==> flow/design.v <==
module cla32(input [31:0]a, input [31:0]b,output [32:0]out);
wire [1:0]w[0:32], L1[0:31], L2[0:31], L3[0:31], L4[0:31],L5[0:31];
wire L6[31:0];
genvar q;
generate    for(q=0; q<=31; q=q+1) begin
                  current_status s(.a(a[q]),.b(b[q]),.t(w[q+1]));
            end
endgenerate
assign w[0] = 0;
generate    for(q=0;q<=30;q=q+1) begin
                  look_ahead l(.s(w[31-q]),.f(w[30-q]),.o(L1[q]));
            end
endgenerate
assign L1[31] = w[0];
generate    for(q=0;q<=29;q=q+1) begin
                  look_ahead l(.s(L1[q]),.f(L1[q+2]),.o(L2[q]));
            end
endgenerate
assign L2[30] = L1[30];
assign L2[31] = L1[31];
generate    for(q=0;q<=27;q=q+1) begin
                  look_ahead l(.s(L2[q]),.f(L2[q+4]),.o(L3[q]));
            end
endgenerate
assign {L3[28], L3[29], L3[30], L3[31]} = {L2[28], L2[29], L2[30], L2[31]};
generate    for(q=0;q<=23;q=q+1) begin
                  look_ahead l(.s(L3[q]),.f(L3[q+8]),.o(L4[q]));
            end
endgenerate
generate    for(q=24;q<=31;q=q+1) begin
                  assign L4[q] = L3[q];
            end
endgenerate
generate    for(q=0;q<=15;q=q+1) begin
                  look_ahead l(.s(L4[q]),.f(L4[q+16]),.o(L5[q]));
            end
endgenerate
generate    for(q=16;q<=31;q=q+1) begin
                  assign L5[q] = L4[q];
            end
endgenerate
generate    for(q=0;q<=31;q=q+1) begin
                  assign L6[q] = a[q] ^ b[q] ^ L5[31-q][0];
            end
endgenerate
generate    for(q=0;q<=31;q=q+1) begin
                  assign out[q] = L6[q];
            end
            assign out[32] = w[0];
endgenerate
endmodule
module current_status(input a,input b,output [1:0]t);
      assign {t[0],t[1]} = {a || b , a && b};
endmodule
module look_ahead(input [1:0]s, input [1:0]f,output [1:0]o);
      assign o[1] = (s[1] & s[0] & !f[1]) | (s[0] & f[1] & f[0]);
      assign o[0] = (s[1] & s[0] & !f[1] & !f[0]) | (f[0] & s[0]);
endmodule
module wallace_mul(input [15:0] a, input [15:0] b, output [32:0] out, input clk);
wire [30:0] m[0:15];
reg [30:0] m15_1,m15_2,m15_3;
reg [30:0] u[14:0];
reg [31:0] v[14:0];
reg [31:0] v10_1,v12_2,v12_1;
reg [31:0] temp;
reg [31:0] temp_v;
genvar q,k,i,j;
assign m[0] = b[0] == 0 ? 31'b0 : {15'b0,a};
assign m[1] = b[1] == 0 ? 31'b0 : {14'b0,a,1'b0};
assign m[2] = b[2] == 0 ? 31'b0 : {13'b0,a,2'b0};
assign m[3] = b[3] == 0 ? 31'b0 : {12'b0,a,3'b0};
assign m[4] = b[4] == 0 ? 31'b0 : {11'b0,a,4'b0};
assign m[5] = b[5] == 0 ? 31'b0 : {10'b0,a,5'b0};
assign m[6] = b[6] == 0 ? 31'b0 : {9'b0,a,6'b0};
assign m[7] = b[7] == 0 ? 31'b0 : {8'b0,a,7'b0};
assign m[8] = b[8] == 0 ? 31'b0 : {7'b0,a,8'b0};
assign m[9] = b[9] == 0 ? 31'b0 : {6'b0,a,9'b0};
assign m[10] = b[10] == 0 ? 31'b0 : {5'b0,a,10'b0};
assign m[11] = b[11] == 0 ? 31'b0 : {4'b0,a,11'b0};
assign m[12] = b[12] == 0 ? 31'b0 : {3'b0,a,12'b0};
assign m[13] = b[13] == 0 ? 31'b0 : {2'b0,a,13'b0};
assign m[14] = b[14] == 0 ? 31'b0 : {1'b0,a,14'b0};
assign m[15] = b[15] == 0 ? 31'b0 : {a,15'b0};
generate    for(q=0; q<=14; q=q+1) begin
                  always @ ( posedge clk )
                        v[q][0] <= 0;
            end
endgenerate
generate    for(k=0; k<=12; k=k+3) begin
                  for(q=0; q<=30; q=q+1) begin
                  always @ ( posedge clk ) begin
                        u[k][q] <= m[k][q] ^ m[k+1][q] ^ m[k+2][q];
                        v[k][q+1] <= m[k][q] && m[k+1][q] || m[k+2][q] && ( m[k][q] || m[k+1][q] );
                  end
                  end
            end
            always @ ( posedge clk )
                  m15_1 <= m[15];
            for(q=0; q<=30; q=q+1) begin
            always @ ( posedge clk ) begin
                        u[1][q] <= u[0][q] ^ v[0][q] ^ u[3][q];
                        v[1][q+1] <= u[0][q] && v[0][q] || u[3][q] && ( u[0][q] || v[0][q] );
            end
            end
            for(q=0; q<=30; q=q+1) begin
            always @ ( posedge clk ) begin
                        u[2][q] <= u[6][q] ^ v[6][q] ^ v[3][q];
                        v[2][q+1] <= u[6][q] && v[6][q] || v[3][q] && ( u[6][q] || v[6][q] );
            end
            end
            for(q=0; q<=30; q=q+1) begin
            always @ ( posedge clk ) begin
                  u[4][q] <= u[9][q] ^ v[9][q] ^ u[12][q];
                  v[4][q+1] <= u[9][q] && v[9][q] || u[12][q] && ( u[9][q] || v[9][q] );
            end
            end
            always @ ( posedge clk ) begin
                  m15_2 <= m15_1;
                  v12_1 <= v[12];
            end
            for(q=0; q<=30; q=q+1) begin
            always @ ( posedge clk ) begin
                  u[5][q] <= u[1][q] ^ v[1][q] ^ u[2][q];
                  v[5][q+1] <= u[1][q] && v[1][q] || u[2][q] && ( u[1][q] || v[1][q] );
            end
            end
            for(q=0; q<=30; q=q+1) begin
            always @ ( posedge clk ) begin
                  u[7][q] <= u[4][q] ^ v[4][q] ^ v[2][q];
                  v[7][q+1] <= u[4][q] && v[4][q] || v[2][q] && ( u[4][q] || v[4][q] );
            end
            end
            always @ ( posedge clk ) begin
                  m15_3 <= m15_2;
                  v12_2 <= v12_1;
            end
            for(q=0; q<=30; q=q+1) begin
            always @ ( posedge clk ) begin
                  u[8][q] <= u[5][q] ^ v[5][q] ^ u[7][q];
                  v[8][q+1] <= u[5][q] && v[5][q] || u[7][q] && ( u[5][q] || v[5][q] );
            end
            end
            for(q=0; q<=30; q=q+1) begin
            always @ ( posedge clk ) begin
                  u[10][q] <= m15_3[q] ^ v12_2[q] ^ v[7][q];
                  v[10][q+1] <= m15_3[q] && v12_2[q] || v[7][q] && ( m15_3[q] || v12_2[q] );
            end
            end
            for(q=0; q<=30; q=q+1) begin
            always @ ( posedge clk ) begin
                  u[11][q] <= u[8][q] ^ v[8][q] ^ u[10][q];
                  v[11][q+1] <= u[8][q] && v[8][q] || u[10][q] && ( u[8][q] || v[8][q] );
            end
            end
            always @ ( posedge clk )
                  v10_1 <= v[10];
            for(q=0; q<=30; q=q+1) begin
            always @ ( posedge clk ) begin
                  u[13][q] <= u[11][q] ^ v[11][q] ^ v10_1[q];
                  v[13][q+1] <= u[11][q] && v[11][q] || v10_1[q] && ( u[11][q] || v[11][q] );
            end
            end
endgenerate
always @ ( posedge clk ) begin
      temp <= {1'b0,u[13]};
      temp_v <= v[13];
end
cla32 object(.a(temp),.b(temp_v),.out(out));
endmodule
==> flow/run.sh <==
#!/bin/bash
# the make line also repeats each setting of config.mk as NAME=value (left out here)
make -C /OpenROAD-flow-scripts/flow DESIGN_CONFIG=/design/flow/config.mk WORK_HOME=/design/flow/orfs CLKGATE_MAP_FILE= finish
==> flow/config.mk <==
export PLATFORM = sky130hd
export DESIGN_NAME = wallace_mul
export DESIGN_NICKNAME = wallace_mul
export VERILOG_FILES = /design/flow/design.v
export SDC_FILE = /design/flow/constraint.sdc
export NUM_CORES = 4
export LEC_CHECK = 0
export CAP_MARGIN = 15
export CELL_PAD_IN_SITES_DETAIL_PLACEMENT = 0
export CORE_MARGIN = 10
export CORE_UTILIZATION = 67
export GPL_ROUTABILITY_DRIVEN = 0
export MIN_ROUTING_LAYER = met1
export SLEW_MARGIN = 35
==> flow/constraint.sdc <==
create_clock -name core_clock -period 4.38 [get_ports {clk}]
set_input_delay 0.8760 -clock core_clock [delete_from_list [all_inputs] [get_ports {clk}]]
set_output_delay 0.8760 -clock core_clock [all_outputs]
set_load 0.01 [all_outputs]
==> qor.csv, run 1 <==
stage,metric,value,unit
status,status,"complete, no violations",
layout,final_util,0.765,
clock_network,cts_tree,yes,
pwr,top_power_group,registers,
layout,syn2layout_area_growth,13.0,%
clock_network,clk_latency,0.57,ns
synth,ys_types,69,
timing,min_period_over_period,0.970,
synth,most_common_cell,dfxtp_1,
pwr,pg_comb,0.00442,W
timing,finalSetupViolations,0,
synth,synthTopCellsByArea,"dfxtp_1, fa_1, and2_1",
grt,antenna_found_initial,1,
critical_path,required,3.50,ns
min_path,worstHoldStart,v12_1[18],
synth,yosysWarningCount,4,
min_path,min_path_type,reg2reg,
synth,ys_sh_simple,0.101,
critical_path,slowest_delay,0.55,ns
pwr,switching_share,0.281,
clock_network,clk_pin_slew_worst_paths,0.06,ns
critical_path,startpoint_type,flip-flop,
layout,finalNetCount,2122,
place,place_ws,0.575,ns
grt,grt_max_degree,17,
pwr,peakVddDrop,0.583,mV
grt,grt.total_usage,0.194,
min_path,whs_endpoint,v12_2[18],
clock_network,root_buffer,clkbuf_16,
critical_path,crit_path_end,out[30],
timing,period_needed,4.25,ns
synth,top_cell_area_share,0.598,
synth,synth_area_leader_cell,dfxtp_1,
critical_path,critical-path-slowest-cell,clkdlybuf4s50_1,
pwr,clkPwrFrac,0.298,
clock_network,htreeDepth,3,
timing,max-slew-margin-rel,0.392,
floorplan,fp_util,0.677,
synth,async_flop_share,0,
grt,grt-ovfl-total,0,
critical_path,worstPathArrival,3.37,ns
grt,grt_pass1_vias,12800,
route,drtIter0Drc,567,
route,ant_nets,0,
critical_path,cp-end-kind,primary output,
synth,ys_sh_aoi,0.0375,
pwr,p_clk,0.00563,W
critical_path,path_cells,ha_1 -> nand2b_1 -> a211oi_2 -> a32oi_1 -> nor2_1 -> o21ai_1 -> a21oi_1 -> xor2_1 -> clkdlybuf4s50_1,
place,portBuffers,64,
timing,hold_violations,0,
route,post-route-drc-count,0,
layout,fin_area,27100,um^2
timing,tightest_slew,0.909,ns
floorplan,io_pins,66,
grt,grt_pass1_wl,67000,um
route,viasPerCell,5.14,
synth,edf_count,0,
timing,max_freq,0.235,GHz
route,vias,11700,
pwr,finalPower,0.0189,W
clock_network,cts_buffer_depth,3,
critical_path,crit_buf_inv,1,
synth,netlist_instances,1714,
pwr,leakagePower,11.7,nW
critical_path,r2r_end,u[11][11],
flow_run,warning_count,63,
critical_path,worstReg2RegStart,v[8][11],
floorplan,dieWidth,209,um
place,dp.cells,2168,
pwr,comb_power_share,0.234,
floorplan,die_height,209,um
timing,finClkSkew,0.0127,ns
floorplan,core_area,35400,um^2
synth,adder_share,0.226,
layout,fin_cells,2283,
route,firstDrtPassIters,4,
synth,synth_seq_share,0.598,
min_path,hold_depth,0,
synth,ys_cells,1714,
synth,synthMuxAreaShare,0.00392,
clock_network,cts_hold_buf,0,
route,wirelength,41400,um
pwr,p_sw,0.00531,W
route,wire_per_inst,18.1,um
critical_path,crit_path_start,temp[9],
synth,mappedNetlistNets,2059,
critical_path,critical_path_class,reg2out,
synth,top_cells_by_count,"dfxtp_1, and2_1, fa_1",
critical_path,worst-path-stages,9,
timing,setup_ws,0.133,ns
place,place_hpwl,28300,um
critical_path,crit_fanout,10,
synth,syn_area_per_cell,14.0,um^2
clock_network,cts_buffers,66,
clock_network,clock-sinks,716,
synth,synth_area,24000,um^2
synth,yosys.stat.chipArea,24000,um^2
flow_run,maxCapViolations,0,
pwr,power.internal,0.0136,W
floorplan,die_area,43700,um^2
synth,ys_sh_xor,0.00840,
pwr,seq-power,0.00885,W
pwr,p_per_area,698,nW/um^2
critical_path,regToRegSetupSlack,3.35,ns
pwr,seqPwrFrac,0.468,
place,placed_cell_area,24800,um^2
synth,synth-main-ff-cell,dfxtp_1,
synth,synth_flops,716,
critical_path,cp_top_family,AND-OR/OR-AND gates,
critical_path,r2r_cells,1,
timing,drv_slew,0,
floorplan,rows,69,
synth,synthTopLogicFamily,adder cells,
==> stage by stage <==
step	hold slack, ns	setup TNS [ns]
2_1_floorplan	0.310	0
3_3_place_gp	0.310	0
3_5_place_dp	0.312	0
4_1_cts	0.314	0
5_1_grt	0.327	-0.0227
6_report	0.317	0
==> routing by layer <==
layer,part of all wire,track usage
met1,0.45,0.252
met2,0.48,0.319
met3,0.046,0.0368
met4,0.024,0.0705
met5,0,0
==> area by class of cell <==
class                   instances  area, um^2
clock inverters                12         139
diodes                          1        2.50
well taps                     461         577
inverters                      55         206
repair buffers                 66         663
fillers                      2187        8310
flip-flops and latches        716       14300
multi-input cells             872        9120
clock buffers                 100        2050
==> what timing repair did <==
item | in CTS | in global routing
setup endpoints to repair | 1 | 8
buffers inserted | 0 | 2
resized | 1 | 25
pin swaps | 0 | 1
==> inputs of run 2 (changes only) <==
Settings changed: CAP_MARGIN 15 to 20, CELL_PAD_IN_SITES_DETAIL_PLACEMENT 0 to unset, CORE_MARGIN 10 to 2, CORE_UTILIZATION 67 to 68, CTS_CLUSTER_SIZE set to 50, GPL_ROUTABILITY_DRIVEN 0 to unset, MIN_ROUTING_LAYER met1 to unset, PLACE_DENSITY set to 0.6, SLEW_MARGIN 35 to 20.
Clock period 4.38 ns to 3.35 ns, I/O delays scaled along.
==> qor.csv, run 2 <==
stage,metric,value,unit,change
route,wirelength,47600,um,+15%
floorplan,io_pins,66,,unchanged
grt,grt.total_usage,0.268,,+0.0742
timing,period_needed,3.64,ns,
critical_path,path_cells,inv_2 -> ha_4 -> or2_1 -> a221o_1 -> a221oi_4 -> buf_6 -> nor2_2 -> a311oi_2 -> o21ai_4 -> xnor2_1 -> buf_2,,
synth,mappedNetlistNets,2059,,unchanged
grt,grt_pass1_wl,73700,um,+10%
layout,fillers,1770,,-19%
clock_network,clock-sinks,716,,unchanged
floorplan,die_area,36800,um^2,-16%
clock_network,clk_latency,0.61,ns,+0.04 ns
critical_path,cp_top_family,AND-OR/OR-AND gates,,
pwr,top_power_group,registers,,
status,failed_checks,negative setup slack,,
grt,grt_pass1_vias,13800,,+8.1%
synth,netlist_instances,1714,,unchanged
grt,grt-ovfl-total,0,,unchanged
synth,synthTopLogicFamily,adder cells,,
synth,adder_share,0.226,,unchanged
min_path,hold_depth,0,,unchanged
synth,most_common_cell,dfxtp_1,,
min_path,worstHoldStart,u[13][27],,
layout,final_util,0.822,,+0.0564
synth,async_flop_share,0,,unchanged
timing,max-slew-margin-rel,0.402,,+0.0104
pwr,switching_share,0.305,,+0.0237
pwr,seqPwrFrac,0.445,,-0.023
flow_run,maxCapViolations,0,,unchanged
synth,ys_cells,1714,,unchanged
synth,synthTopCellsByArea,"dfxtp_1, fa_1, and2_1",,
timing,hold_violations,0,,unchanged
clock_network,cts_buffers,61,,-7.6%
clock_network,htreeDepth,2,,-1
timing,setup_ws,-0.288,ns,-0.421 ns
pwr,power.internal,0.0184,W,+35%
pwr,peakVddDrop,0.650,mV,+11%
synth,syn_area_per_cell,14.0,um^2,unchanged
timing,finClkSkew,0.0167,ns,+0.00402 ns
status,status,finished with violations,,
synth,ys_types,69,,unchanged
critical_path,startpoint_type,flip-flop,,
floorplan,core_area,34600,um^2,-2.2%
critical_path,crit_buf_inv,3,,+2
clock_network,cts_tree,yes,,
flow_run,warning_count,65,,+3.2%
pwr,p_clk,0.00690,W,+23%
synth,synth-main-ff-cell,dfxtp_1,,
pwr,leakagePower,12.1,nW,+4.2%
critical_path,regToRegSetupSlack,2.28,ns,-1.07 ns
critical_path,worstPathArrival,2.97,ns,-0.40 ns
critical_path,critical_path_class,reg2out,,
critical_path,cp-end-kind,primary output,,
grt,grt_max_degree,17,,unchanged
critical_path,r2r_end,u[7][14],,
pwr,seq-power,0.0118,W,+33%
synth,ys_sh_xor,0.00840,,unchanged
route,num_antenna_cells,0,,-1
pwr,pg_comb,0.00777,W,+76%
route,vias,12500,,+6.5%
critical_path,crit_path_end,out[25],,
timing,hold-worst-slack,0.320,ns,+0.00257 ns
min_path,whs_endpoint,temp[27],,
critical_path,slowest_delay,0.35,ns,-0.20 ns
min_path,min_path_type,reg2reg,,
route,wire_per_inst,20.1,um,+11%
critical_path,critical-path-slowest-cell,a221o_1,,
place,portBuffers,64,,unchanged
layout,syn2layout_area_growth,18.7,%,
timing,max_freq,0.275,GHz,
clock_network,clk_pin_slew_worst_paths,0.07,ns,about the same
grt,antenna_found_initial,0,,-1
route,post-route-drc-count,0,,unchanged
synth,ys_sh_simple,0.101,,unchanged
synth,synth_flops,716,,unchanged
route,drtIter0Drc,479,,-16%
synth,synthMuxAreaShare,0.00392,,unchanged
critical_path,required,2.68,ns,-0.82 ns
route,firstDrtPassIters,4,,unchanged
clock_network,cts_buffer_depth,3,,unchanged
timing,drv_slew,0,,unchanged
timing,finalSetupViolations,12,,+12
pwr,comb_power_share,0.294,,+0.060
place,place_hpwl,29200,um,+3.2%
place,place.gp.congestion,0.860,,
floorplan,fp_util,0.692,,+0.0150
synth,ys_sh_aoi,0.0375,,unchanged
critical_path,crit_fanout,5,,-5
layout,finalNetCount,2204,,+3.9%
synth,synth_area,24000,um^2,unchanged
synth,synth_area_leader_cell,dfxtp_1,,
synth,yosysWarningCount,4,,unchanged
synth,edf_count,0,,unchanged
floorplan,die_height,192,um,-8.3%
pwr,p_sw,0.00805,W,+52%
synth,yosys.stat.chipArea,24000,um^2,unchanged
critical_path,crit_path_start,temp_v[11],,
clock_network,root_buffer,clkbuf_16,,
route,ant_nets,0,,unchanged
timing,tightest_slew,0.894,ns,-0.0156 ns
pwr,p_per_area,929,nW/um^2,+33%
pwr,finalPower,0.0264,W,+40%
synth,top_cells_by_count,"dfxtp_1, and2_1, fa_1",,
critical_path,worst-path-stages,11,,+2
critical_path,r2r_cells,1,,unchanged
timing,rsz0062_at_grt,yes,,
pwr,clkPwrFrac,0.261,,-0.037
route,viasPerCell,5.29,,+2.9%
synth,top_cell_area_share,0.598,,unchanged
critical_path,worstReg2RegStart,v[2][14],,
synth,synth_seq_share,0.598,,unchanged
timing,min_period_over_period,1.09,,+0.116
floorplan,dieWidth,192,um,-8.3%
floorplan,rows,68,,-1.4%
run 2: per-stage QoR:
stage | worst slack [ns] | cell area, um^2 | setup TNS [ns] | std cells
floorplan | 0.503 | 24000 | 0 | 1714
global placement | -0.0992 | 25200 | -0.163 | 2220
detailed placement | -0.163 | 25200 | -0.611 | 2220
CTS | -0.280 | 27900 | -1.52 | 2345
global route | -0.419 | 28400 | -2.99 | 2363
finish | -0.288 | 28400 | -1.22 | 2363
run 2: final cells by class:
class	count	area, um^2	share of cell area
sequential	716	14400	0.506
multi-input combinational	872	10000	0.353
clock buffer	86	1770	0.0623
timing repair buffer	153	1260	0.0442
tap	455	569	0.0200
clock inverter	26	223	0.00783
inverter	55	211	0.00743
run 2: what timing repair did:
action | in CTS | in global routing
resized | 219 | 121
hold buffers | 0 | 0
buffers inserted | 14 | 20
endpoints found under the setup margin | 21 | 17
pin swaps | 38 | 53
run 2: per-layer routing:
| layer | up-vias | GRT usage | share of wire |
|---|---|---|---|
| met1 | 6340 | 0.342 | 0.42 |
| met4 | 0 | 0.0846 | 0.023 |
| met5 | - | 0 | 0 |
| met3 | 80 | 0.0521 | 0.050 |
| met2 | 320 | 0.463 | 0.51 |
| li1 | 5750 | - | - |
==> inputs of run 3 (changes only) <==
Settings changed: ABC_AREA set to 1, CORE_UTILIZATION 68 to 72, CTS_CLUSTER_DIAMETER set to 272, CTS_CLUSTER_SIZE 50 to 15, HOLD_SLACK_MARGIN set to 0.3, PLACE_DENSITY 0.6 to unset, PLACE_DENSITY_LB_ADDON set to 0.04, SETUP_SLACK_MARGIN set to 0.68.
Clock period 3.35 ns to 2.46 ns, I/O delays scaled along.
==> qor.csv, run 3 <==
stage,metric,value,unit,change
critical_path,crit_path_end,out[27],,
critical_path,required,1.97,ns,-0.71 ns
floorplan,core_area,33700,um^2,-2.7%
place,place.gp.congestion,0.848,,-1.4%
timing,tightest_slew,0.663,ns,-0.231 ns
synth,synthTopLogicFamily,adder cells,,
timing,hold_violations,0,,unchanged
route,wire_per_inst,21.3,um,+5.9%
synth,netlist_instances,2225,,+30%
pwr,seq-power,0.0163,W,+38%
pwr,power.internal,0.0239,W,+30%
min_path,whs_endpoint,v12_2[17],,
critical_path,slowest_delay,0.35,ns,about the same
pwr,p_per_area,1220,nW/um^2,+32%
clock_network,clk_pin_slew_worst_paths,0.09,ns,+0.02 ns
floorplan,rows,67,,-1.5%
synth,mappedNetlistNets,2570,,+25%
synth,synth_flops,716,,unchanged
grt,grt.total_usage,0.323,,+0.0553
critical_path,worstPathArrival,2.61,ns,-0.36 ns
critical_path,r2r_cells,1,,unchanged
pwr,leakagePower,14.8,nW,+22%
route,drtIter0Drc,991,,+110%
clock_network,clock-sinks,716,,unchanged
place,portBuffers,64,,unchanged
critical_path,worstReg2RegStart,v[4][24],,
critical_path,cp_common_cell,nand2_1,,
flow_run,warning_count,65,,unchanged
timing,max_freq,0.323,GHz,
synth,adder_share,0.218,,-0.00756
floorplan,die_area,35900,um^2,-2.2%
pwr,top_power_group,registers,,
min_path,hold_depth,0,,unchanged
pwr,clkPwrFrac,0.214,,-0.047
pwr,p_sw,0.0124,W,+54%
grt,grt_pass1_vias,16800,,+22%
critical_path,critical_path_class,reg2out,,
critical_path,critical-path-slowest-cell,dfxtp_2,,
clock_network,htreeDepth,2,,unchanged
clock_network,root_buffer,clkbuf_16,,
floorplan,fp_util,0.736,,+0.0437
grt,grt_pass1_wl,87400,um,+19%
critical_path,cp-end-kind,primary output,,
synth,syn_area_per_cell,11.1,um^2,-20%
layout,fin_area,29700,um^2,+4.4%
place,place_hpwl,34300,um,+18%
synth,synth-main-ff-cell,dfxtp_1,,
grt,antenna_found_initial,2,,+2
critical_path,r2r_end,u[7][24],,
status,failed_checks,negative setup slack,,
synth,yosysWarningCount,4,,unchanged
synth,synth_area_leader_cell,dfxtp_1,,
pwr,pg_comb,0.0122,W,+57%
route,post-route-drc-count,0,,unchanged
synth,edf_count,0,,unchanged
timing,rsz0062_at_grt,yes,,
clock_network,cts_buffer_depth,3,,unchanged
layout,final_util,0.881,,+0.0594
timing,period_needed,3.10,ns,
synth,ys_cells,2225,,+30%
synth,top_cell_area_share,0.578,,-0.0200
timing,finClkSkew,0.0276,ns,+0.0109 ns
timing,finalSetupViolations,23,,+11
critical_path,crit_fanout,3,,-2
status,status,finished with violations,,
grt,grt-ovfl-total,0,,unchanged
synth,yosys.stat.chipArea,24800,um^2,+3.5%
pwr,switching_share,0.341,,+0.0368
route,ant_nets,0,,unchanged
pwr,p_clk,0.00779,W,+13%
synth,top_cells_by_count,"dfxtp_1, nand2_1, inv_1",,
timing,hold-worst-slack,0.312,ns,-0.00845 ns
min_path,worstHoldStart,v12_1[17],,
timing,drv_slew,0,,unchanged
floorplan,dieWidth,190,um,-1.1%
synth,synthMuxAreaShare,0,,-0.00392
layout,syn2layout_area_growth,19.7,%,
clock_network,cts_tree,yes,,
timing,min_period_over_period,1.26,,+0.173
synth,async_flop_share,0,,unchanged
pwr,comb_power_share,0.337,,+0.043
synth,most_common_cell,dfxtp_1,,
flow_run,maxCapViolations,0,,unchanged
layout,finalNetCount,2728,,+24%
place,placed_cell_area,26700,um^2,+5.9%
synth,ys_sh_simple,0.106,,+0.00525
floorplan,io_pins,66,,unchanged
pwr,peakVddDrop,0.779,mV,+20%
timing,max-slew-margin-rel,0.557,,+0.154
route,viasPerCell,5.38,,+1.8%
critical_path,path_cells,inv_2 -> ha_4 -> buf_4 -> inv_1 -> nand2_4 -> nand2_2 -> inv_2 -> nand2_1 -> nand2_1 -> buf_4 -> nor2_1 -> a21oi_4 -> nand2_1 -> nand2_1 -> nand2_1 -> buf_2,,
critical_path,regToRegSetupSlack,1.21,ns,-1.07 ns
critical_path,worst-path-stages,16,,+5
critical_path,startpoint_type,flip-flop,,
route,vias,15300,,+22%
critical_path,cp_top_family,simple AND/OR/NAND/NOR gates,,
synth,ys_types,33,,-52%
route,firstDrtPassIters,5,,+1
clock_network,clk_latency,0.61,ns,about the same
route,wirelength,60400,um,+27%
synth,synth_seq_share,0.578,,-0.0200
synth,ys_sh_aoi,0.0124,,-0.0251
min_path,min_path_type,reg2reg,,
floorplan,die_height,190,um,-1.1%
critical_path,crit_path_start,temp[23],,
pwr,seqPwrFrac,0.449,,+0.004
synth,synth_area,24800,um^2,+3.5%
synth,ys_sh_xor,0.00560,,-0.00280
grt,grt_max_degree,17,,unchanged
clock_network,cts_hold_buf,0,,unchanged
timing,setup_ws,-0.638,ns,-0.350 ns
critical_path,crit_buf_inv,6,,+3
synth,synthTopCellsByArea,"dfxtp_1, fa_1, nand2_1",,
clock_network,cts_buffers,53,,-13%
timing,finalSetupTns,-10.21,ns,-8.99 ns
## run 3: cell type report
type,instances,area (um^2)
clock buffers,54,1350
well taps,448,561
flip-flops and latches,716,14400
inverters,396,1540
clock inverters,2,46.3
fillers,1372,4010
diodes,1,2.50
repair buffers,201,1720
multi-input cells,1015,10000
## run 3: metal layers
metal	share of wire	track usage	vias to the layer above
met1	0.37	0.378	7524
met5	0	0	-
met4	0.045	0.149	0
li1	-	-	6758
met3	0.062	0.0544	247
met2	0.53	0.584	721
## run 3: per-stage QoR
step	total power (W)	cells	worst slack [ns]
CTS	0.0346	2821	-0.513
global placement	0.0246	2740	-0.483
floorplan	0.0216	2225	0.370
detailed placement	0.0253	2740	-0.543
finish	0.0363	2833	-0.638
global route	0.0378	2832	-0.746
## run 3: what timing repair did
action / in CTS / in global routing
gates resized: 334 / 163
pin swaps: 113 / 89
cloned: 0 / 0
endpoints found under the setup margin: 32 / 26
buffers inserted: 25 / 11
==> inputs of run 4 (changes only) <==
Settings changed: ABC_AREA 1 to unset, CAP_MARGIN 20 to 0, CELL_PAD_IN_SITES_GLOBAL_PLACEMENT set to 3, CORE_ASPECT_RATIO set to 0.69, CORE_MARGIN 2 to 3, CORE_UTILIZATION 72 to 31, CTS_CLUSTER_DIAMETER 272 to 136, CTS_CLUSTER_SIZE 15 to unset, HOLD_SLACK_MARGIN 0.3 to unset, MAX_ROUTING_LAYER set to met4, PLACE_DENSITY_LB_ADDON 0.04 to unset, SETUP_SLACK_MARGIN 0.68 to -0.11, SLEW_MARGIN 20 to 10, TNS_END_PERCENT set to 65.
Clock period 2.46 ns to 3.71 ns, I/O delays scaled along.
==> qor.csv, run 4 <==
stage,metric,value,unit,change
status,status,finished with violations,,
status,failed_checks,negative setup slack,,
synth,most_common_cell,dfxtp_1,,
synth,synth_flops,716,,unchanged
timing,finClkSkew,0.00966,ns,-0.0180 ns
flow_run,maxCapViolations,0,,unchanged
route,wl_met2,18500,um,-42%
layout,finalNetCount,2163,,-21%
critical_path,critical_path_class,reg2out,,
floorplan,die_area,80700,um^2,+120%
grt,grt-ovfl-total,0,,unchanged
synth,yosys.stat.chipArea,24000,um^2,-3.4%
pwr,peakVddDrop,0.277,mV,-64%
grt,grt.total_usage,0.128,,-0.196
route,wl_met1,27900,um,+26%
timing,tightest_slew,0.925,ns,+0.262 ns
route,highest_layer,met4,,
clock_network,cts_buffer_depth,3,,unchanged
synth,yosysWarningCount,4,,unchanged
synth,ys_cells,1714,,-23%
clock_network,cts_tree,yes,,
synth,top_cells_by_count,"dfxtp_1, and2_1, fa_1",,
route,wire_per_inst,16.8,um,-21%
route,viasPerCell,3.98,,-26%
critical_path,crit_fanout,3,,unchanged
clock_network,htreeDepth,3,,+1
critical_path,r2r_end,v[7][15],,
route,wirelength,48600,um,-20%
synth,synthTopLogicFamily,adder cells,,
synth,synthTopCellsByArea,"dfxtp_1, fa_1, and2_1",,
synth,netlist_instances,1714,,-23%
synth,synth_area,24000,um^2,-3.4%
timing,hold-worst-slack,0.321,ns,+0.00925 ns
route,ant_nets,0,,unchanged
pwr,seq-power,0.0104,W,-36%
pwr,clkPwrFrac,0.303,,+0.089
pwr,pg_comb,0.00608,W,-50%
pwr,top_power_group,registers,,
timing,rsz0062_at_grt,yes,,
clock_network,clk_pin_slew_worst_paths,0.06,ns,-0.03 ns
synth,async_flop_share,0,,unchanged
clock_network,cts_buffers,71,,+34%
synth,synthMuxAreaShare,0.00392,,+0.00392
place,place_hpwl,35800,um,+4.2%
clock_network,cts_hold_buf,0,,unchanged
critical_path,regToRegSetupSlack,2.68,ns,+1.47 ns
timing,max_freq,0.268,GHz,
timing,max-slew-margin-rel,0.381,,-0.175
route,wl_met3,1230,um,-67%
pwr,seqPwrFrac,0.440,,-0.009
clock_network,root_buffer,clkbuf_16,,
synth,ys_types,69,,+110%
floorplan,rows,84,,+25%
layout,syn2layout_area_growth,18.9,%,
synth,synth_area_leader_cell,dfxtp_1,,
floorplan,dieWidth,341,um,+80%
critical_path,path_cells,inv_1 -> ha_4 -> or2_1 -> a221o_1 -> a221oi_4 -> buf_6 -> nor2_2 -> a311oi_2 -> o21ai_2 -> xnor2_1 -> buf_2,,
route,drtIter0Drc,411,,-59%
critical_path,critical-path-slowest-cell,a221oi_4,,
place,place.gp.congestion,0.764,,-9.9%
min_path,whs_endpoint,v12_2[17],,
synth,edf_count,0,,unchanged
critical_path,crit_path_start,temp[12],,
route,post-route-drc-count,0,,unchanged
pwr,switching_share,0.296,,-0.0453
timing,hold_violations,0,,unchanged
critical_path,worstPathArrival,2.99,ns,+0.38 ns
floorplan,core_area,76400,um^2,+130%
timing,period_needed,3.73,ns,
pwr,comb_power_share,0.256,,-0.081
route,vias,11600,,-24%
clock_network,clk_latency,0.59,ns,-0.02 ns
timing,finalSetupViolations,1,,-96%
route,firstDrtPassIters,7,,+2
timing,min_period_over_period,1.01,,-0.254
synth,adder_share,0.226,,+0.00756
critical_path,crit_path_end,out[25],,
critical_path,worst-path-stages,11,,-5
floorplan,die_height,237,um,+25%
critical_path,startpoint_type,flip-flop,,
clock_network,clock-sinks,716,,unchanged
critical_path,slowest_delay,0.39,ns,+0.04 ns
critical_path,cp-end-kind,primary output,,
pwr,p_sw,0.00702,W,-43%
critical_path,cp_top_family,AND-OR/OR-AND gates,,
timing,setup_ws,-0.0205,ns,+0.617 ns
critical_path,worstReg2RegStart,v[2][14],,
pwr,p_clk,0.00719,W,-7.7%
synth,mappedNetlistNets,2059,,-20%
synth,ys_sh_simple,0.101,,-0.00525
timing,drv_slew,0,,unchanged
flow_run,warning_count,63,,-3.1%
min_path,worstHoldStart,v12_1[17],,
synth,synth-main-ff-cell,dfxtp_1,,
grt,grt_pass1_vias,12600,,-25%
grt,grt_pass1_wl,76700,um,-12%
synth,ys_sh_xor,0.00840,,+0.00280
synth,synth_seq_share,0.598,,+0.0200
floorplan,io_pins,66,,unchanged
pwr,p_per_area,832,nW/um^2,-32%
synth,top_cell_area_share,0.598,,+0.0200
min_path,min_path_type,reg2reg,,
critical_path,crit_buf_inv,3,,-3
layout,final_util,0.373,,-0.508
floorplan,fp_util,0.314,,-0.422
grt,grt_max_degree,17,,unchanged
grt,antenna_found_initial,1,,-1
synth,syn_area_per_cell,14.0,um^2,+25%
critical_path,r2r_cells,1,,unchanged
critical_path,required,2.97,ns,+1.00 ns
pwr,power.internal,0.0167,W,-30%
min_path,hold_depth,0,,unchanged
synth,ys_sh_aoi,0.0375,,+0.0251
pwr,leakagePower,12.0,nW,-19%
place,portBuffers,64,,unchanged
## run 4: final cells by class
cell class	count	area (um^2)
Fill cell	7325	47900
Antenna cell	1	2.50
Clock inverter	23	295
Timing Repair Buffer	102	885
Multi-Input combinational cell	872	9400
Sequential cell	716	14300
Inverter	55	206
Clock buffer	102	2090
Tap cell	1032	1290
## run 4: timing repair
item	in CTS	in global routing
setup endpoints to repair	19	16
pin swaps	19	18
setup buffers	7	3
resized	101	35
cloned	0	0
## run 4: through the flow
stage               setup slack [ns]  instances  area, um^2  setup TNS [ns]  total power [W]
global route                  -0.207       2902       28500           -1.69           0.0253
floorplan                      0.791       1714       24000               0           0.0139
global placement             -0.0488       2768       25700         -0.0488           0.0165
CTS                           -0.183       2899       28400           -1.07           0.0240
finish                       -0.0205       2903       28500         -0.0205           0.0237
detailed placement           -0.0876       2768       25700         -0.0876           0.0164
## run 4: per-layer routing
metal,up-vias,global-route usage
met1,5685,0.199
met2,131,0.165
met3,78,0.0210
met4,0,0.0390
met5,-,-
li1,5657,-
==> inputs of run 5 (changes only) <==
Settings changed: CAP_MARGIN 0 to 20, CELL_PAD_IN_SITES_GLOBAL_PLACEMENT 3 to unset, CORE_ASPECT_RATIO 0.69 to unset, CORE_MARGIN 3 to 2, CORE_UTILIZATION 31 to 40, CTS_CLUSTER_DIAMETER 136 to unset, MAX_ROUTING_LAYER met4 to unset, PLACE_DENSITY set to 0.6, SETUP_SLACK_MARGIN -0.11 to 0.96, SLEW_MARGIN 10 to 20, TNS_END_PERCENT 65 to unset.
Clock period 3.71 ns to 4.25 ns, I/O delays scaled along.
==> qor.csv, run 5 <==
stage,metric,value,unit,change
grt,grt.total_usage,0.142,,+0.0146
critical_path,crit_path_start,temp[11],,
critical_path,r2r_end,u[5][12],,
synth,ys_sh_aoi,0.0375,,unchanged
critical_path,r2r_cells,1,,unchanged
timing,drv_slew,0,,unchanged
synth,top_cell_area_share,0.598,,unchanged
synth,synth_area,24000,um^2,unchanged
grt,grt_max_degree,17,,unchanged
critical_path,slowest_delay,0.37,ns,-0.02 ns
route,wire_per_inst,16.1,um,-3.7%
min_path,min_path_type,reg2reg,,
route,drtIter0Drc,364,,-11%
timing,finalSetupViolations,0,,-1
pwr,p_per_area,732,nW/um^2,-12%
synth,synthTopCellsByArea,"dfxtp_1, fa_1, and2_1",,
clock_network,root_buffer,clkbuf_16,,
floorplan,core_area,59100,um^2,-23%
clock_network,clk_pin_slew_worst_paths,0.06,ns,about the same
critical_path,cp_top_family,AND-OR/OR-AND gates,,
min_path,worstHoldStart,v[13][26],,
route,ant_nets,0,,unchanged
floorplan,fp_util,0.405,,+0.0917
pwr,p_sw,0.00634,W,-9.7%
critical_path,required,3.40,ns,+0.43 ns
timing,finalSetupTns,0,ns,+0.0205 ns
synth,mappedNetlistNets,2059,,unchanged
place,portBuffers,64,,unchanged
synth,yosys.stat.chipArea,24000,um^2,unchanged
place,place_hpwl,30500,um,-15%
synth,synthMuxAreaShare,0.00392,,unchanged
status,status,"complete, no violations",,
critical_path,worst-path-stages,11,,unchanged
place,dp.cells,2480,,-10%
grt,antenna_found_initial,0,,-1
critical_path,worstPathArrival,3.00,ns,about the same
timing,rsz0062_at_grt,yes,,
layout,fillers,5012,,-32%
pwr,leakagePower,12.1,nW,+1.0%
pwr,pg_comb,0.00599,W,-1%
clock_network,clock-sinks,716,,unchanged
timing,max-slew-margin-rel,0.422,,+0.0411
route,num_antenna_cells,0,,-1
floorplan,die_area,61900,um^2,-23%
critical_path,cp_common_cell,buf_4,,
synth,ys_types,69,,unchanged
critical_path,regToRegSetupSlack,3.26,ns,+0.58 ns
synth,ys_cells,1714,,unchanged
timing,period_needed,3.85,ns,
pwr,peakVddDrop,0.306,mV,+11%
synth,edf_count,0,,unchanged
layout,finalNetCount,2165,,+0.092%
clock_network,htreeDepth,3,,unchanged
route,wirelength,42700,um,-12%
critical_path,path_cells,inv_2 -> ha_4 -> or2_1 -> a221o_1 -> a221oi_4 -> buf_4 -> buf_4 -> a311oi_1 -> o21ai_1 -> xnor2_1 -> buf_2,,
critical_path,startpoint_type,flip-flop,,
timing,max_freq,0.260,GHz,
min_path,whs_endpoint,temp_v[26],,
pwr,clkPwrFrac,0.286,,-0.017
critical_path,critical_path_class,reg2out,,
pwr,power.internal,0.0149,W,-11%
pwr,switching_share,0.299,,+0.00276
synth,adder_share,0.226,,unchanged
critical_path,crit_path_end,out[25],,
clock_network,cts_buffers,69,,-2.8%
synth,top_cells_by_count,"dfxtp_1, and2_1, fa_1",,
pwr,comb_power_share,0.282,,+0.026
pwr,p_clk,0.00606,W,-16%
synth,synth_flops,716,,unchanged
grt,grt_pass1_vias,12900,,+2.4%
synth,ys_sh_xor,0.00840,,unchanged
flow_run,maxCapViolations,0,,unchanged
layout,fin_cells,2646,,-8.9%
timing,tightest_slew,0.864,ns,-0.0615 ns
grt,grt_pass1_wl,69400,um,-9.4%
critical_path,crit_fanout,4,,+1
synth,ys_sh_simple,0.101,,unchanged
route,viasPerCell,4.44,,+12%
floorplan,io_pins,66,,unchanged
synth,synth_seq_share,0.598,,unchanged
clock_network,cts_buffer_depth,3,,unchanged
synth,yosysWarningCount,4,,unchanged
critical_path,cp-end-kind,primary output,,
clock_network,cts_tree,yes,,
min_path,hold_depth,0,,unchanged
layout,syn2layout_area_growth,21.1,%,
pwr,top_power_group,registers,,
grt,grt-ovfl-total,0,,unchanged
clock_network,cts_hold_buf,0,,unchanged
floorplan,rows,89,,+6.0%
timing,min_period_over_period,0.906,,-0.0994
pwr,seq-power,0.00918,W,-10%
timing,finClkSkew,0.0187,ns,+0.00901 ns
critical_path,crit_buf_inv,4,,+1
synth,synthTopLogicFamily,adder cells,,
synth,netlist_instances,1714,,unchanged
critical_path,critical-path-slowest-cell,a221oi_4,,
route,vias,11800,,+1.8%
pwr,seqPwrFrac,0.432,,-0.008
synth,synth-main-ff-cell,dfxtp_1,,
flow_run,warning_count,63,,unchanged
synth,synth_area_leader_cell,dfxtp_1,,
floorplan,dieWidth,249,um,-27%
route,post-route-drc-count,0,,unchanged
route,firstDrtPassIters,4,,-3
synth,syn_area_per_cell,14.0,um^2,unchanged
place,place.gp.congestion,0.888,,+16%
floorplan,die_height,249,um,+5.0%
synth,async_flop_share,0,,unchanged
clock_network,clk_latency,0.59,ns,about the same
synth,most_common_cell,dfxtp_1,,
timing,hold_violations,0,,unchanged
critical_path,worstReg2RegStart,v[1][12],,
run 5: metal layers:
metal	up-vias	global-route usage	share of wire	wire length (um)
li1	5660	-	-	-
met1	5834	0.188	0.47	20200
met2	171	0.230	0.46	19600
met3	89	0.0263	0.034	1460
met4	0	0.0594	0.033	1400
met5	-	0	0	0
run 5: repair_timing:
| action | in CTS | in global routing |
|---|---|---|
| resized | 338 | 42 |
| setup buffers | 32 | 10 |
| endpoints found under the setup margin | 23 | 21 |
| pin swaps | 64 | 23 |
run 5: area by class of cell:
class | count | area, um^2 | share of cell area
multi-input combinational | 872 | 10200 | 0.353
timing repair buffer | 106 | 910 | 0.0313
sequential | 716 | 14400 | 0.495
inverter | 55 | 206 | 0.00711
clock buffer | 96 | 2000 | 0.0689
tap | 773 | 967 | 0.0333
clock inverter | 28 | 324 | 0.0112
run 5: stage by stage:
| step | setup WS [ns] | total power, W | cell area (um^2) | hold slack [ns] | util |
|---|---|---|---|---|---|
| final | 0.399 | 0.0212 | 29000 | 0.319 | 0.491 |
| after global routing | 0.193 | 0.0226 | 29000 | 0.319 | 0.491 |
| after floorplan | 1.22 | 0.0121 | 24000 | 0.310 | - |
| after global placement | 0.371 | 0.0137 | 25200 | 0.311 | 0.426 |
| after detailed placement | 0.308 | 0.0138 | 25200 | 0.312 | 0.426 |
| after CTS | 0.310 | 0.0212 | 28800 | 0.312 | 0.487 |
==> inputs of run 6 (changes only) <==
Settings changed: ABC_AREA set to 0, CAP_MARGIN 20 to 0, CORE_MARGIN 2 to 3, CORE_UTILIZATION 40 to 17, CTS_CLUSTER_SIZE set to 93, GPL_ROUTABILITY_DRIVEN set to 0, HOLD_SLACK_MARGIN set to -0.01, MAX_ROUTING_LAYER set to met4, PLACE_DENSITY 0.6 to 0.47, SETUP_SLACK_MARGIN 0.96 to unset, SLEW_MARGIN 20 to 30.
Clock period 4.25 ns to 4.4 ns, I/O delays scaled along.
==> qor.csv, run 6 <==
stage,metric,value,unit,change
status,status,"complete, no violations",,
synth,top_cells_by_count,"dfxtp_1, and2_1, fa_1",,
critical_path,critical-path-slowest-cell,clkdlybuf4s50_1,,
synth,synthTopCellsByArea,"dfxtp_1, fa_1, and2_1",,
pwr,leakagePower,11.7,nW,-3.6%
critical_path,worst-path-stages,9,,-2
layout,finalNetCount,2132,,-1.5%
synth,yosysWarningCount,4,,unchanged
critical_path,cp-end-kind,primary output,,
min_path,worstHoldStart,v[13][7],,
critical_path,cp_common_cell,mux2i_2,,
critical_path,regToRegSetupSlack,3.40,ns,+0.14 ns
synth,synthMuxAreaShare,0.00392,,unchanged
timing,min_period_over_period,0.985,,+0.0787
critical_path,critical_path_class,reg2out,,
critical_path,worstReg2RegStart,v[5][19],,
critical_path,r2r_cells,1,,unchanged
timing,finClkSkew,0.0136,ns,-0.00509 ns
route,wirelength,46200,um,+8.3%
synth,synth_area,24000,um^2,unchanged
synth,async_flop_share,0,,unchanged
clock_network,htreeDepth,3,,unchanged
pwr,p_per_area,657,nW/um^2,-10%
synth,synth_flops,716,,unchanged
flow_run,maxCapViolations,0,,unchanged
timing,max_freq,0.231,GHz,
critical_path,r2r_end,u[8][19],,
critical_path,cp_top_family,multiplexers,,
critical_path,path_cells,ha_1 -> nand2b_1 -> mux2i_2 -> a21oi_1 -> mux2i_2 -> o21ai_2 -> a21oi_2 -> xor2_1 -> clkdlybuf4s50_1,,
synth,most_common_cell,dfxtp_1,,
place,place_hpwl,34600,um,+13%
pwr,peakVddDrop,0.261,mV,-15%
route,firstDrtPassIters,4,,unchanged
timing,max-slew-margin-rel,0.411,,-0.0115
floorplan,rows,137,,+54%
synth,edf_count,0,,unchanged
route,wire_per_inst,12.5,um,-23%
pwr,seqPwrFrac,0.460,,+0.028
layout,syn2layout_area_growth,21.0,%,
critical_path,crit_path_start,temp[18],,
pwr,clkPwrFrac,0.286,,about the same
synth,ys_types,69,,unchanged
pwr,pg_comb,0.00484,W,-19%
min_path,hold_depth,0,,unchanged
synth,ys_sh_aoi,0.0375,,unchanged
floorplan,core_area,140000,um^2,+140%
synth,syn_area_per_cell,14.0,um^2,unchanged
grt,grt_pass1_vias,12500,,-3.3%
clock_network,clk_latency,0.58,ns,about the same
timing,tightest_slew,0.881,ns,+0.0172 ns
synth,ys_sh_simple,0.101,,unchanged
critical_path,worstPathArrival,3.45,ns,+0.45 ns
pwr,comb_power_share,0.254,,-0.028
synth,synth_seq_share,0.598,,unchanged
synth,yosys.stat.chipArea,24000,um^2,unchanged
synth,netlist_instances,1714,,unchanged
floorplan,io_pins,66,,unchanged
synth,synth-main-ff-cell,dfxtp_1,,
pwr,p_sw,0.00567,W,-11%
floorplan,fp_util,0.172,,-0.234
synth,adder_share,0.226,,unchanged
synth,synth_area_leader_cell,dfxtp_1,,
clock_network,root_buffer,clkbuf_16,,
timing,drv_slew,0,,unchanged
critical_path,required,3.52,ns,+0.12 ns
route,viasPerCell,3.09,,-30%
flow_run,warning_count,63,,unchanged
synth,mappedNetlistNets,2059,,unchanged
clock_network,cts_tree,yes,,
synth,ys_cells,1714,,unchanged
critical_path,startpoint_type,flip-flop,,
min_path,whs_endpoint,temp_v[7],,
pwr,top_power_group,registers,,
pwr,switching_share,0.298,,-0.00115
synth,synthTopLogicFamily,adder cells,,
layout,fin_area,29000,um^2,-0.11%
floorplan,die_area,146000,um^2,+140%
floorplan,dieWidth,381,um,+53%
critical_path,crit_path_end,out[30],,
critical_path,crit_fanout,8,,+4
place,placed_cell_area,26600,um^2,+5.7%
pwr,p_clk,0.00545,W,-10%
pwr,power.internal,0.0134,W,-10%
grt,antenna_found_initial,6,,+6
route,vias,11500,,-2.4%
clock_network,cts_buffers,67,,-2.9%
route,drtIter0Drc,408,,+12%
timing,hold_violations,0,,unchanged
timing,finalSetupTns,0,ns,unchanged
grt,grt.total_usage,0.0660,,-0.0763
timing,rsz0062_at_grt,yes,,
clock_network,cts_hold_buf,0,,unchanged
pwr,seq-power,0.00876,W,-4.6%
grt,grt_pass1_wl,72800,um,+4.8%
floorplan,die_height,381,um,+53%
synth,ys_sh_xor,0.00840,,unchanged
route,post-route-drc-count,0,,unchanged
clock_network,clock-sinks,716,,unchanged
route,ant_nets,0,,unchanged
critical_path,crit_buf_inv,1,,-3
clock_network,cts_buffer_depth,3,,unchanged
synth,top_cell_area_share,0.598,,unchanged
place,portBuffers,64,,unchanged
clock_network,clk_pin_slew_worst_paths,0.06,ns,about the same
grt,grt_max_degree,17,,unchanged
timing,period_needed,4.33,ns,
critical_path,slowest_delay,0.56,ns,+0.19 ns
timing,finalSetupViolations,0,,unchanged
min_path,min_path_type,reg2reg,,
grt,grt-ovfl-total,0,,unchanged
run 6: final cells by class:
cell class | count | area, um^2
diodes | 6 | 15.0
clock buffers | 99 | 1950
clock inverters | 14 | 143
fillers | 14900 | 111000
inverters | 55 | 206
multi-input cells | 872 | 9280
flip-flops and latches | 716 | 14300
well taps | 1876 | 2350
repair buffers | 75 | 721
run 6: metrics by stage:
stage	power [W]	utilization	cells	hold WS [ns]	setup WS [ns]
2_1_floorplan	0.0117	-	1714	0.310	1.34
3_3_place_gp	0.0137	0.190	3591	0.310	0.369
3_5_place_dp	0.0137	0.190	3591	0.312	0.344
4_1_cts	0.0194	0.206	3706	0.317	-0.0166
5_1_grt	0.0204	0.208	3713	0.317	-0.0499
6_report	0.0191	0.208	3713	0.316	0.0667
run 6: routing by layer:
layer	share of wire	global-route usage	up-vias
li1	-	-	5588
met1	0.45	0.0793	5646
met2	0.48	0.109	159
met3	0.038	0.0126	77
met4	0.029	0.0256	0
met5	0	-	-
run 6: what timing repair did:
action	CTS	global route
resized	31	29
pin swaps	5	8
gates cloned	0	0
setup buffers	2	1
setup endpoints to repair	14	13
endpoints found under the hold margin	0	0
==> inputs of run 7 (changes only) <==
Settings changed: ABC_AREA 0 to unset, CAP_MARGIN 0 to 20, CORE_MARGIN 3 to 2, CORE_UTILIZATION 17 to 68, CTS_CLUSTER_SIZE 93 to unset, GPL_ROUTABILITY_DRIVEN 0 to unset, HOLD_SLACK_MARGIN -0.01 to unset, MAX_ROUTING_LAYER met4 to unset, PLACE_DENSITY 0.47 to unset, SETUP_SLACK_MARGIN set to -0.06, SLEW_MARGIN 30 to 20.
Clock period 4.4 ns to 3.67 ns, I/O delays scaled along.
==> qor.csv, run 7 <==
stage,metric,value,unit,change
pwr,comb_power_share,0.249,,-0.005
critical_path,crit_fanout,8,,unchanged
pwr,p_clk,0.00669,W,+23%
synth,adder_share,0.226,,unchanged
critical_path,crit_path_end,out[25],,
critical_path,regToRegSetupSlack,2.66,ns,-0.74 ns
place,place_ws,0.105,ns,-0.239 ns
route,post-route-drc-count,0,,unchanged
synth,ys_types,69,,unchanged
synth,synthTopLogicFamily,adder cells,,
synth,synth_flops,716,,unchanged
synth,ys_sh_simple,0.101,,unchanged
floorplan,die_area,36800,um^2,-75%
synth,yosys.stat.chipArea,24000,um^2,unchanged
synth,edf_count,0,,unchanged
timing,min_period_over_period,0.991,,+0.00592
pwr,pg_comb,0.00575,W,+19%
route,ant_nets,0,,unchanged
synth,mappedNetlistNets,2059,,unchanged
pwr,seqPwrFrac,0.460,,about the same
critical_path,slowest_delay,0.35,ns,-0.21 ns
critical_path,required,2.94,ns,-0.58 ns
grt,grt-ovfl-total,0,,unchanged
floorplan,fp_util,0.692,,+0.521
min_path,min_path_type,reg2reg,,
layout,fin_cells,2302,,-38%
timing,period_needed,3.64,ns,
clock_network,clk_pin_slew_worst_paths,0.06,ns,about the same
min_path,worstHoldStart,v[12][27],,
flow_run,warning_count,65,,+3.2%
synth,synth_seq_share,0.598,,unchanged
timing,tightest_slew,0.906,ns,+0.0257 ns
min_path,hold_depth,0,,unchanged
floorplan,io_pins,66,,unchanged
timing,hold-worst-slack,0.324,ns,+0.00772 ns
route,drtIter0Drc,511,,+25%
flow_run,maxCapViolations,0,,unchanged
route,firstDrtPassIters,5,,+1
synth,syn_area_per_cell,14.0,um^2,unchanged
critical_path,path_cells,inv_2 -> ha_4 -> or2_1 -> a221o_1 -> a221oi_4 -> buf_6 -> nor2_2 -> a311oi_2 -> o21ai_2 -> xnor2_1 -> buf_2,,
pwr,p_sw,0.00677,W,+19%
place,dp.cells,2169,,-40%
pwr,power.internal,0.0163,W,+22%
timing,setup_ws,0.0339,ns,-0.0328 ns
synth,synthMuxAreaShare,0.00392,,unchanged
pwr,clkPwrFrac,0.290,,+0.004
pwr,top_power_group,registers,,
route,viasPerCell,5.18,,+68%
synth,synthTopCellsByArea,"dfxtp_1, fa_1, and2_1",,
critical_path,crit_buf_inv,3,,+2
status,status,"complete, no violations",,
synth,ys_sh_xor,0.00840,,unchanged
grt,grt.total_usage,0.255,,+0.189
critical_path,r2r_cells,1,,unchanged
synth,async_flop_share,0,,unchanged
layout,finalNetCount,2138,,+0.28%
timing,finalSetupViolations,0,,unchanged
clock_network,clk_latency,0.62,ns,+0.04 ns
grt,grt_max_degree,18,,+1
critical_path,cp_top_family,AND-OR/OR-AND gates,,
synth,netlist_instances,1714,,unchanged
synth,ys_cells,1714,,unchanged
place,place_hpwl,28200,um,-18%
critical_path,worstReg2RegStart,v10_1[23],,
critical_path,worstPathArrival,2.90,ns,-0.55 ns
timing,rsz0062_at_grt,yes,,
timing,max_freq,0.275,GHz,
synth,most_common_cell,dfxtp_1,,
pwr,leakagePower,11.8,nW,+0.91%
grt,grt_pass1_wl,70500,um,-3.1%
pwr,switching_share,0.294,,-0.00405
floorplan,rows,68,,-50%
synth,yosysWarningCount,4,,unchanged
grt,grt_pass1_vias,13300,,+6.0%
timing,drv_slew,0,,unchanged
route,vias,11900,,+4.0%
pwr,peakVddDrop,0.519,mV,+99%
floorplan,core_area,34600,um^2,-75%
critical_path,startpoint_type,flip-flop,,
critical_path,worst-path-stages,11,,+2
place,placed_cell_area,24800,um^2,-6.7%
clock_network,htreeDepth,2,,-1
place,place.gp.congestion,0.887,,
place,portBuffers,64,,unchanged
timing,hold_violations,0,,unchanged
layout,syn2layout_area_growth,14.6,%,
synth,ys_sh_aoi,0.0375,,unchanged
floorplan,die_height,192,um,-50%
synth,top_cells_by_count,"dfxtp_1, and2_1, fa_1",,
clock_network,cts_buffer_depth,3,,unchanged
floorplan,dieWidth,192,um,-50%
timing,max-slew-margin-rel,0.394,,-0.0172
clock_network,cts_buffers,61,,-9.0%
synth,synth_area_leader_cell,dfxtp_1,,
clock_network,cts_hold_buf,0,,unchanged
pwr,p_per_area,840,nW/um^2,+28%
layout,fillers,1922,,-87%
route,wirelength,44600,um,-3.5%
clock_network,clock-sinks,716,,unchanged
route,wire_per_inst,19.4,um,+56%
pwr,seq-power,0.0106,W,+20%
min_path,whs_endpoint,v12_1[27],,
synth,synth-main-ff-cell,dfxtp_1,,
critical_path,crit_path_start,temp_v[11],,
critical_path,cp-end-kind,primary output,,
critical_path,critical_path_class,reg2out,,
critical_path,r2r_end,u[13][23],,
synth,top_cell_area_share,0.598,,unchanged
clock_network,cts_tree,yes,,
grt,antenna_found_initial,0,,-6
synth,synth_area,24000,um^2,unchanged
clock_network,root_buffer,clkbuf_16,,
critical_path,critical-path-slowest-cell,a221o_1,,
layout,fin_area,27500,um^2,-5.3%
timing,finClkSkew,0.0468,ns,+0.0332 ns
layout,final_util,0.793,,+0.586
[run 7: metal layers]
metal	GRT usage	share of wire
met1	0.337	0.44
met2	0.437	0.49
met3	0.0327	0.035
met4	0.0870	0.026
met5	0	0
[run 7: layout make-up]
| class | instances | area (um^2) | area share |
|---|---|---|---|
| well taps | 455 | 569 | 0.0207 |
| clock buffers | 97 | 1870 | 0.0682 |
| diodes | 1 | 2.50 | 0.0000911 |
| clock inverters | 19 | 298 | 0.0108 |
| flip-flops and latches | 716 | 14300 | 0.522 |
| inverters | 55 | 206 | 0.00752 |
| repair buffers | 87 | 782 | 0.0285 |
| multi-input cells | 872 | 9390 | 0.342 |
[run 7: stage by stage]
stage	power, W	setup TNS (ns)
5_1_grt	0.0242	-0.414
6_report	0.0231	0
3_5_place_dp	0.0159	0
4_1_cts	0.0230	-0.501
3_3_place_gp	0.0157	0
2_1_floorplan	0.0140	0
[run 7: what timing repair did]
action	4_1_cts	5_1_grt
pin swaps	16	16
gates resized	96	42
setup buffers	7	9
setup endpoints to repair	18	14
==> inputs of run 8 (changes only) <==
Settings changed: CORE_UTILIZATION 68 to 71, PLACE_DENSITY set to 0.6, SETUP_SLACK_MARGIN -0.06 to unset.
Clock period 3.67 ns to 3.5 ns, I/O delays scaled along.
==> qor.csv, run 8 <==
stage,metric,value,unit,change
status,status,finished with violations,,
status,failed_checks,negative setup slack,,
floorplan,die_height,188,um,-2.1%
synth,ys_types,69,,unchanged
flow_run,warning_count,65,,unchanged
grt,grt-ovfl-total,0,,unchanged
grt,grt_pass1_vias,14300,,+7.5%
place,portBuffers,64,,unchanged
floorplan,rows,67,,-1.5%
clock_network,cts_buffer_depth,3,,unchanged
flow_run,maxCapViolations,0,,unchanged
pwr,seq-power,0.0113,W,+7%
critical_path,worst-path-stages,11,,unchanged
timing,setup_ws,-0.109,ns,-0.142 ns
pwr,top_power_group,registers,,
layout,finalNetCount,2181,,+2.0%
timing,tightest_slew,0.968,ns,+0.0617 ns
place,place_ws,-0.0662,ns,-0.171 ns
timing,finalSetupViolations,5,,+5
clock_network,clk_latency,0.58,ns,-0.04 ns
min_path,whs_endpoint,u[5][21],,
critical_path,startpoint_type,flip-flop,,
route,wl_met2,27100,um,+23%
floorplan,die_area,35200,um^2,-4.1%
grt,antenna_found_initial,1,,+1
critical_path,worstPathArrival,2.91,ns,about the same
place,place.gp.congestion,0.843,,-4.9%
synth,synth_area,24000,um^2,unchanged
critical_path,cp_top_family,AND-OR/OR-AND gates,,
critical_path,worstReg2RegStart,v[8][11],,
critical_path,crit_path_end,out[25],,
layout,final_util,0.846,,+0.0533
route,wirelength,52200,um,+17%
synth,async_flop_share,0,,unchanged
clock_network,clock-sinks,716,,unchanged
synth,syn_area_per_cell,14.0,um^2,unchanged
pwr,power.internal,0.0178,W,+9.3%
route,wl_met3,2180,um,+39%
floorplan,fp_util,0.718,,+0.0262
place,place_hpwl,30500,um,+8.1%
synth,ys_sh_simple,0.101,,unchanged
clock_network,clk_pin_slew_worst_paths,0.06,ns,about the same
synth,ys_sh_aoi,0.0375,,unchanged
synth,synthMuxAreaShare,0.00392,,unchanged
timing,max_freq,0.277,GHz,
grt,grt_pass1_wl,80200,um,+14%
pwr,p_sw,0.00801,W,+18%
synth,edf_count,0,,unchanged
synth,synth_flops,716,,unchanged
synth,mappedNetlistNets,2059,,unchanged
min_path,hold_depth,0,,unchanged
route,highest_layer,met4,,
clock_network,htreeDepth,3,,+1
synth,synthTopCellsByArea,"dfxtp_1, fa_1, and2_1",,
timing,period_needed,3.61,ns,
critical_path,slowest_delay,0.36,ns,about the same
route,viasPerCell,5.43,,+4.7%
min_path,worstHoldStart,u[2][21],,
critical_path,crit_fanout,4,,-4
layout,syn2layout_area_growth,17.8,%,
synth,yosysWarningCount,4,,unchanged
clock_network,root_buffer,clkbuf_16,,
synth,synth-main-ff-cell,dfxtp_1,,
synth,synthTopLogicFamily,adder cells,,
critical_path,r2r_end,u[11][11],,
critical_path,crit_buf_inv,4,,+1
synth,yosys.stat.chipArea,24000,um^2,unchanged
timing,drv_slew,0,,unchanged
route,wl_met1,21500,um,+8.3%
layout,comb_area,9880,um^2,+5.2%
pwr,clkPwrFrac,0.276,,-0.014
floorplan,core_area,33400,um^2,-3.6%
critical_path,crit_path_start,temp[11],,
route,drtIter0Drc,638,,+25%
min_path,min_path_type,reg2reg,,
pwr,p_per_area,914,nW/um^2,+8.8%
synth,adder_share,0.226,,unchanged
grt,grt_max_degree,17,,-1
critical_path,regToRegSetupSlack,2.46,ns,-0.20 ns
timing,hold_violations,0,,unchanged
route,vias,12700,,+6.0%
synth,ys_cells,1714,,unchanged
route,num_antenna_cells,0,,-1
pwr,switching_share,0.310,,+0.0167
synth,most_common_cell,dfxtp_1,,
synth,top_cells_by_count,"dfxtp_1, and2_1, fa_1",,
clock_network,cts_hold_buf,0,,unchanged
pwr,pg_comb,0.00735,W,+28%
floorplan,dieWidth,188,um,-2.1%
timing,max-slew-margin-rel,0.353,,-0.0413
clock_network,cts_buffers,66,,+8.2%
layout,fillers,1520,,-21%
critical_path,cp-end-kind,primary output,,
critical_path,critical-path-slowest-cell,a221o_1,,
route,post-route-drc-count,0,,unchanged
synth,synth_area_leader_cell,dfxtp_1,,
synth,netlist_instances,1714,,unchanged
clock_network,cts_tree,yes,,
timing,rsz0062_at_grt,yes,,
floorplan,io_pins,66,,unchanged
grt,grt.total_usage,0.302,,+0.0477
timing,min_period_over_period,1.03,,+0.0402
route,wire_per_inst,22.4,um,+15%
pwr,peakVddDrop,0.508,mV,-2.0%
pwr,seqPwrFrac,0.439,,-0.021
route,ant_nets,0,,unchanged
pwr,p_clk,0.00713,W,+6.6%
synth,ys_sh_xor,0.00840,,unchanged
synth,top_cell_area_share,0.598,,unchanged
timing,finClkSkew,0.0206,ns,-0.0262 ns
critical_path,critical_path_class,reg2out,,
critical_path,path_cells,inv_2 -> ha_4 -> or2_1 -> a221o_1 -> a221oi_4 -> buf_6 -> buf_4 -> a311oi_2 -> o21ai_2 -> xnor2_1 -> buf_2,,
critical_path,required,2.80,ns,-0.14 ns
route,firstDrtPassIters,7,,+2
critical_path,r2r_cells,1,,unchanged
layout,regArea,14400,um^2,+0.18%
pwr,leakagePower,12.0,nW,+2.0%
pwr,comb_power_share,0.285,,+0.036
synth,synth_seq_share,0.598,,unchanged
[run 8: stage by stage]
step / instances / hold slack (ns) / TNS, ns / instance area [um^2] / power, W
global route: 2332 / 0.324 / -1.27 / 28200 / 0.0270
global placement: 2181 / 0.310 / 0 / 25000 / 0.0166
CTS: 2316 / 0.312 / -0.483 / 27700 / 0.0249
floorplan: 1714 / 0.310 / 0 / 24000 / 0.0147
finish: 2332 / 0.319 / -0.264 / 28200 / 0.0258
detailed placement: 2181 / 0.312 / -0.0662 / 25000 / 0.0170
[run 8: timing repair]
item | in CTS | in global routing
resized | 172 | 118
gates cloned | 0 | 0
buffers inserted | 19 | 16
pin swaps | 37 | 41
setup endpoints to repair | 19 | 17
[run 8: final cells by class]
| type | count | share of cell area |
|---|---|---|
| Timing Repair Buffer | 125 | 0.0369 |
| Multi-Input combinational cell | 872 | 0.350 |
| Clock buffer | 97 | 0.0690 |
| Sequential cell | 716 | 0.509 |
| Inverter | 55 | 0.00740 |
| Tap cell | 448 | 0.0198 |
| Clock inverter | 19 | 0.00820 |
[run 8: routing by layer]
layer | GRT usage | vias to the layer above
met2 | 0.541 | 380
met3 | 0.0430 | 105
li1 | - | 5703
met1 | 0.382 | 6464
met5 | 0 | -
met4 | 0.0942 | 0
Power is estimated from default activity; no workload was simulated.
